## cordicMagPh
module cordicMagPh
   #(parameter integer N        = 13,  
     parameter integer XY_WIDTH = 18)  
    (input  wire                           clk,
     input  wire                           reset,    
     input  wire                           st,       
     input  wire signed [XY_WIDTH - 1 : 0] xin,      
     input  wire signed [XY_WIDTH - 1 : 0] yin,      
     output reg                            rdy,      
     output wire        [XY_WIDTH - 1 : 0] mag,      
     output wire signed [XY_WIDTH + 1 : 0] ph);      
    localparam integer N_WIDTH = $clog2(N);
    reg signed [XY_WIDTH + 1 : 0] x, y, z;
    reg        [N_WIDTH  - 1 : 0] ni;       
    reg                           qrt;      
    wire signed [XY_WIDTH + 1 : 0] xShift, yShift;
    wire        [XY_WIDTH - 2 : 0] atan;
    reg  signed [XY_WIDTH + 1 : 0] zCnv;
    reg          [XY_WIDTH : 0] a;
    reg  [2 * XY_WIDTH - 1 : 0] r;
    localparam [1 : 0] ST0 = 2'd0, ST1 = 2'd1, ST2 = 2'd2, ST3 = 2'd3;
    reg [1 : 0] state;
    localparam integer PKG_WIDTH = XY_WIDTH + 1;
    function [63:0] atanLUTlong;
        input integer i;
        begin
            case (i)
                0: atanLUTlong = 64'd2305843009213693952;
                1: atanLUTlong = 64'd1361218612134873344;
                2: atanLUTlong = 64'd719230530580881024;
                3: atanLUTlong = 64'd365092647525521984;
                4: atanLUTlong = 64'd183254791493294816;
                5: atanLUTlong = 64'd91716730292036224;
  ...
Size in the first run: about 3300 cells after synthesis, ~70 flip-flops, roughly 78 I/O pins, ~21000 µm² of cells after synthesis.
==> flow/config.mk <==
export PLATFORM = sky130hd
export DESIGN_NAME = cordicMagPh
export DESIGN_NICKNAME = cordicMagPh
export VERILOG_FILES = /design/flow/design.v
export SDC_FILE = /design/flow/constraint.sdc
export NUM_CORES = 4
export LEC_CHECK = 0
export ABC_AREA = 1
export CAP_MARGIN = 20
export CORE_MARGIN = 2
export CORE_UTILIZATION = 68
export CTS_CLUSTER_DIAMETER = 222
export CTS_CLUSTER_SIZE = 96
export PLACE_DENSITY = 0.37
export SETUP_SLACK_MARGIN = -0.22
export SLEW_MARGIN = 20
==> flow/constraint.sdc <==
create_clock -name core_clock -period 6.34 [get_ports {clk}]
set_input_delay 1.2680 -clock core_clock [delete_from_list [all_inputs] [get_ports {clk}]]
set_output_delay 1.2680 -clock core_clock [all_outputs]
set_load 0.01 [all_outputs]
run.sh (not shown) runs the stock make flow with config.mk's settings and CLKGATE_MAP_FILE=.
The baseline produced a layout that fails on setup timing.
Edit:
--- a/flow/config.mk
+++ b/flow/config.mk
@@ -11,2 +11 @@
-export CORE_UTILIZATION = 68
-export CTS_CLUSTER_DIAMETER = 222
+export CORE_UTILIZATION = 66
@@ -14,2 +12,0 @@
-export PLACE_DENSITY = 0.37
-export SETUP_SLACK_MARGIN = -0.22
==> flow/constraint.sdc (replaced) <==
create_clock -name core_clock -period 9.76 [get_ports {clk}]
set_input_delay 1.9520 -clock core_clock [delete_from_list [all_inputs] [get_ports {clk}]]
set_output_delay 1.9520 -clock core_clock [all_outputs]
set_load 0.01 [all_outputs]
Now the flow went through all stages and came out clean.
Final cell count came out lower by 0.73%.
Cell area goes down by 1.4%.
First-iteration DRC count rose by 2.4%.
Sequential cell count stays the same.
Non-clock buffer count fell by 36.
Edit:
--- a/flow/config.mk
+++ b/flow/config.mk
@@ -8 +7,0 @@
-export ABC_AREA = 1
@@ -11,2 +10,3 @@
-export CORE_UTILIZATION = 66
-export CTS_CLUSTER_SIZE = 96
+export CORE_UTILIZATION = 69
+export CTS_CLUSTER_DIAMETER = 304
+export CTS_CLUSTER_SIZE = 100
==> flow/constraint.sdc (replaced) <==
create_clock -name core_clock -period 5.71 [get_ports {clk}]
set_input_delay 1.1420 -clock core_clock [delete_from_list [all_inputs] [get_ports {clk}]]
set_output_delay 1.1420 -clock core_clock [all_outputs]
set_load 0.01 [all_outputs]
Outcome: Now the flow completed and failed the layout checks on setup timing; wire length shrinks by roughly a tenth; die area went down by roughly a tenth; global-route usage barely changes; synthesized area decreases by a little under a tenth; setup slack degrades by 3.4 ns; fmax went up by roughly a tenth; via count drops by roughly a tenth; final cell count goes down by about a fifth.
Edit:
--- a/flow/config.mk
+++ b/flow/config.mk
@@ -10,3 +10 @@
-export CORE_UTILIZATION = 69
-export CTS_CLUSTER_DIAMETER = 304
-export CTS_CLUSTER_SIZE = 100
+export CORE_UTILIZATION = 40
==> flow/constraint.sdc (replaced) <==
create_clock -name core_clock -period 6.03 [get_ports {clk}]
set_input_delay 1.2060 -clock core_clock [delete_from_list [all_inputs] [get_ports {clk}]]
set_output_delay 1.2060 -clock core_clock [all_outputs]
set_load 0.01 [all_outputs]
The changed run produced a layout that fails on setup timing.
Final area barely changes.
Wire length shrinks by a few percent.
Utilization shrinks by 34 points.
Die area grows by well over a third.
Setup slack is better by 0.57 ns.
Global-route usage shrinks by 21 points.
Edit:
--- a/flow/config.mk
+++ b/flow/config.mk
@@ -8,0 +9 @@
+export CORE_ASPECT_RATIO = 0.5
@@ -10,0 +12,2 @@
+export CTS_CLUSTER_DIAMETER = 103
+export CTS_CLUSTER_SIZE = 99
@@ -11,0 +15 @@
+export TNS_END_PERCENT = 5
==> flow/constraint.sdc (replaced) <==
create_clock -name core_clock -period 8.0 [get_ports {clk}]
set_input_delay 1.6000 -clock core_clock [delete_from_list [all_inputs] [get_ports {clk}]]
set_output_delay 1.6000 -clock core_clock [all_outputs]
set_load 0.01 [all_outputs]
The changed run ran to the end with no violations.
Global-route usage went down by 1.2 points.
Routed wire length came out lower by 4.9%.
Cell area fell by 6.3%.
Fmax falls by about 14%.
Edit:
--- a/flow/config.mk
+++ b/flow/config.mk
@@ -9 +8,0 @@
-export CORE_ASPECT_RATIO = 0.5
@@ -11,3 +10 @@
-export CORE_UTILIZATION = 40
-export CTS_CLUSTER_DIAMETER = 103
-export CTS_CLUSTER_SIZE = 99
+export CORE_UTILIZATION = 28
@@ -15 +11,0 @@
-export TNS_END_PERCENT = 5
==> flow/constraint.sdc (replaced) <==
create_clock -name core_clock -period 9.76 [get_ports {clk}]
set_input_delay 1.9520 -clock core_clock [delete_from_list [all_inputs] [get_ports {clk}]]
set_output_delay 1.9520 -clock core_clock [all_outputs]
set_load 0.01 [all_outputs]
After rerunning:
- synthesized area is unchanged
- global-route usage fell by 6.9 points
- worst setup slack improved by 1.5 ns
